Setup of P:
// Basys3_Abacus_Top
 module Basys3_Abacus_Top(
	 input clk,
	 input rst,
    input btnC,
    input btnR,
    input btnU,
    input [15:0] sw,
     output [6:0] seg,
     output dp,
     output [3:0] an,
     output [15:0] led
 );
wire[15:0] seven_seg_input;
wire[15:0] clock_module_mux_output;
wire[15:0] joiner;
wire [7:0] hours_bcd;
wire [7:0] minutes_bcd;
wire [7:0] seconds_bcd;
wire [7:0] stopwatch_ms_bcd;
wire [7:0] stopwatch_s_bcd;
wire clock_mode;
wire stop_watch_mode;
wire set_time_mode;
wire set_alarm_mode;
wire set_time_inc_mins;
wire set_time_inc_hours;
wire [5:0] raw_value_mins;
wire [5:0] raw_value_hrs;
wire btnC_debounced;
wire btnU_debounced;
wire btnR_debounced;
debounce_button u_btnc(
.clk(clk),
.rst(rst),
.debounce_in(btnC),
.debounce_out(btnC_debounced)
);
debounce_button u_btnu(
.clk(clk),
.rst(rst),
.debounce_in(btnU),
.debounce_out(btnU_debounced)
);
debounce_button u_btnR(
.clk(clk),
.rst(rst),
.debounce_in(btnR),
.debounce_out(btnR_debounced)
);
converter u_mode(
.converter_input({sw[1],sw[0]}),
.converter_output({set_alarm_mode, set_time_mode, stop_watch_mode, clock_mode})
);
alarm u_alarm(
.alarm_mins(sw[9:4]),
.alarm_hours(sw[15:10]),
.mins_value(raw_value_mins),
.hours_value(raw_value_hrs),
.flash(led)
);
count_time u1(
.master_clock(clk),
.rst(rst),
.set_time(set_time_mode),
.increment_hours(set_time_inc_hours),
.increment_minutes(set_time_inc_mins),
.raw_value_mins(raw_value_mins),
.raw_value_hrs(raw_value_hrs),
.hours_bcd(hours_bcd),
.minutes_bcd(minutes_bcd),
.seconds_bcd(seconds_bcd)
);
mux u2(
.selector(btnC),
.group0({hours_bcd[7:0], minutes_bcd[7:0]}),
.group1(seconds_bcd[7:0]),
.group_out(clock_module_mux_output[15:0])
);
stopwatch u3
(
.master_clock(clk),
.rst(rst),
.enable(stop_watch_mode),
.trigger(btnC_debounced),
.reset(btnR_debounced),
.seconds_bcd(stopwatch_s_bcd),
.milliseconds_bcd(stopwatch_ms_bcd)
);
set_time u_set_time(
.master_clk(clk),
.rst(rst),
.change_selection(btnR_debounced),
.increment_selection(btnU_debounced),
.set_minutes(set_time_inc_mins),
.set_hours(set_time_inc_hours)
  ...
Size: about 2300 cells after synthesis, about 49 I/O pins, about 0.015 sq mm of cells after synthesis.
Settings: LEC_CHECK=0, ABC_AREA=1, CAP_MARGIN=20, CORE_MARGIN=2, CORE_UTILIZATION=72, CTS_CLUSTER_DIAMETER=394, CTS_CLUSTER_SIZE=10, HOLD_SLACK_MARGIN=0.3, PLACE_DENSITY=0.42, SETUP_SLACK_MARGIN=0.45, SLEW_MARGIN=20; clock period 3.88 ns.
run.sh (not shown) runs the stock make flow with config.mk's settings and CLKGATE_MAP_FILE=.
The final report for P shows a completed flow and a layout that fails verification, specifically negative setup slack.
> inputs changed (P -> Q)
==> flow/config.mk <==
export PLATFORM = sky130hd
export DESIGN_NAME = Basys3_Abacus_Top
export DESIGN_NICKNAME = Basys3_Abacus_Top
export VERILOG_FILES = /design/flow/design.v
export SDC_FILE = /design/flow/constraint.sdc
export NUM_CORES = 4
export LEC_CHECK = 0
export ABC_AREA = 1
export CAP_MARGIN = 20
export CORE_ASPECT_RATIO = 0.91
export CORE_MARGIN = 2
export CORE_UTILIZATION = 72
export CTS_CLUSTER_DIAMETER = 42
export GPL_ROUTABILITY_DRIVEN = 0
export PLACE_DENSITY = 0.42
export SETUP_SLACK_MARGIN = 0.7
export SLEW_MARGIN = 20
==> flow/constraint.sdc <==
create_clock -name core_clock -period 4.65 [get_ports {clk}]
set_input_delay 0.9300 -clock core_clock [delete_from_list [all_inputs] [get_ports {clk}]]
set_output_delay 0.9300 -clock core_clock [all_outputs]
set_load 0.01 [all_outputs]
==> comparison <==
- Q completed every stage of the flow, and the final layout passed the timing, DRC and antenna checks.
- P ended up with sky130_fd_sc_hd__dfxtp_2 as its slowest stage cell on the critical path; Q ended up with sky130_fd_sc_hd__dfxtp_4.
- Of Q and P, the run reporting the higher all-layer global routing usage was P.
- Of Q and P, Q shows the lower sequential power share, with P above it.
- Q ends up with a count of clock-buffer cells in the layout that is 8 higher than in P.
- Filler-free cell count of the finished design ends up higher on P.
- P → Q: layout overhead on the synthesized area higher, via count now sits lower, final standard cell area without fillers climbed about 0.4%, relative contribution of combinational cells to total power decreased 0.6 points, wire length on met1 increased by about 2.8% relative to the old numbers.
- Setup WNS P -> Q: better
Here is what was changed in the inputs of R compared with Q.
==> flow/config.mk <==
export PLATFORM = sky130hd
export DESIGN_NAME = Basys3_Abacus_Top
export DESIGN_NICKNAME = Basys3_Abacus_Top
export VERILOG_FILES = /design/flow/design.v
export SDC_FILE = /design/flow/constraint.sdc
export NUM_CORES = 4
export LEC_CHECK = 0
export ABC_AREA = 1
export CAP_MARGIN = 20
export CORE_ASPECT_RATIO = 1.39
export CORE_MARGIN = 2
export CORE_UTILIZATION = 72
export CTS_CLUSTER_DIAMETER = 36
export CTS_CLUSTER_SIZE = 10
export PLACE_DENSITY = 0.42
export SETUP_SLACK_MARGIN = 0.45
export SLEW_MARGIN = 20
==> flow/constraint.sdc <==
create_clock -name core_clock -period 3.88 [get_ports {clk}]
set_input_delay 0.7760 -clock core_clock [delete_from_list [all_inputs] [get_ports {clk}]]
set_output_delay 0.7760 -clock core_clock [all_outputs]
set_load 0.01 [all_outputs]
==> results <==
R finished all stages; layout check result: FAIL, due to negative setup slack. The more densely filled core belongs to R, not Q. Setup WNS Q -> R: worse. Critical path depth: R < Q. Tally of clock buffers in the finished layout (R vs. Q) increases by more than a quarter. R vs Q — count of cells resized by post-cts repair dropped 5. Summary: with Q as the reference, total chip power in R moved up by more than a quarter. For routed wire length, dividing the value from R by the value from Q gives 1.11. On clock transition at the registers of the reported paths, R tracks Q almost exactly.
What S does differently from R at the input level:
==> flow/config.mk <==
export PLATFORM = sky130hd
export DESIGN_NAME = Basys3_Abacus_Top
export DESIGN_NICKNAME = Basys3_Abacus_Top
export VERILOG_FILES = /design/flow/design.v
export SDC_FILE = /design/flow/constraint.sdc
export NUM_CORES = 4
export LEC_CHECK = 0
export CAP_MARGIN = 20
export CORE_MARGIN = 2
export CORE_UTILIZATION = 59
export SLEW_MARGIN = 20
==> flow/constraint.sdc <==
create_clock -name core_clock -period 6.61 [get_ports {clk}]
set_input_delay 1.3220 -clock core_clock [delete_from_list [all_inputs] [get_ports {clk}]]
set_output_delay 1.3220 -clock core_clock [all_outputs]
set_load 0.01 [all_outputs]
### Flow results
- Fraction of met3 tracks used by global routing, R and S, higher one = R.
- STATUS setup slack: S wins against R
- Period utilization: S < R
- S went all the way through synthesis, placement and routing and the layout is clean on timing, DRC and antenna.
- The final critical-path required period of S is higher than that of R.
- The standard cells in S occupy less silicon area than those in R do.
- Changes observed in S relative to R: depth of the worst hold-timing path ~0 delta; multi-input logic portion of the cell area climbed 10 points.
- On internal power contribution, R loses to S.
- For clock-buffer cell count, dividing the value from R by the value from S gives 1.2.
For T, these inputs were changed with respect to S:
-- flow/config.mk --
<<< S, line 8
export CAP_MARGIN = 20
export CORE_MARGIN = 2
export CORE_UTILIZATION = 59
export SLEW_MARGIN = 20
>>> T, line 8
export CAP_MARGIN = 20
export CORE_MARGIN = 2
export CORE_UTILIZATION = 70
export CTS_CLUSTER_DIAMETER = 42
export SLEW_MARGIN = 20
==> flow/constraint.sdc <==
create_clock -name core_clock -period 5.11 [get_ports {clk}]
set_input_delay 1.0220 -clock core_clock [delete_from_list [all_inputs] [get_ports {clk}]]
set_output_delay 1.0220 -clock core_clock [all_outputs]
set_load 0.01 [all_outputs]
### Flow results
To summarise T: no stage aborted, but the layout did not pass its checks, failing on negative setup slack.
Compared S against T; area of all sequential standard cells within noise.
T ends up with higher met3 usage in global routing than S does.
T ends up with a clock network latency to the later pin of the worst-skew pair that is 0.03 ns higher than in S.
Going from S to T, non-clock buffer instance count of the final layout +111, area added between synthesis and finish +7.3 points.
No activity file was given, so power comes from the tool's default toggle rates.
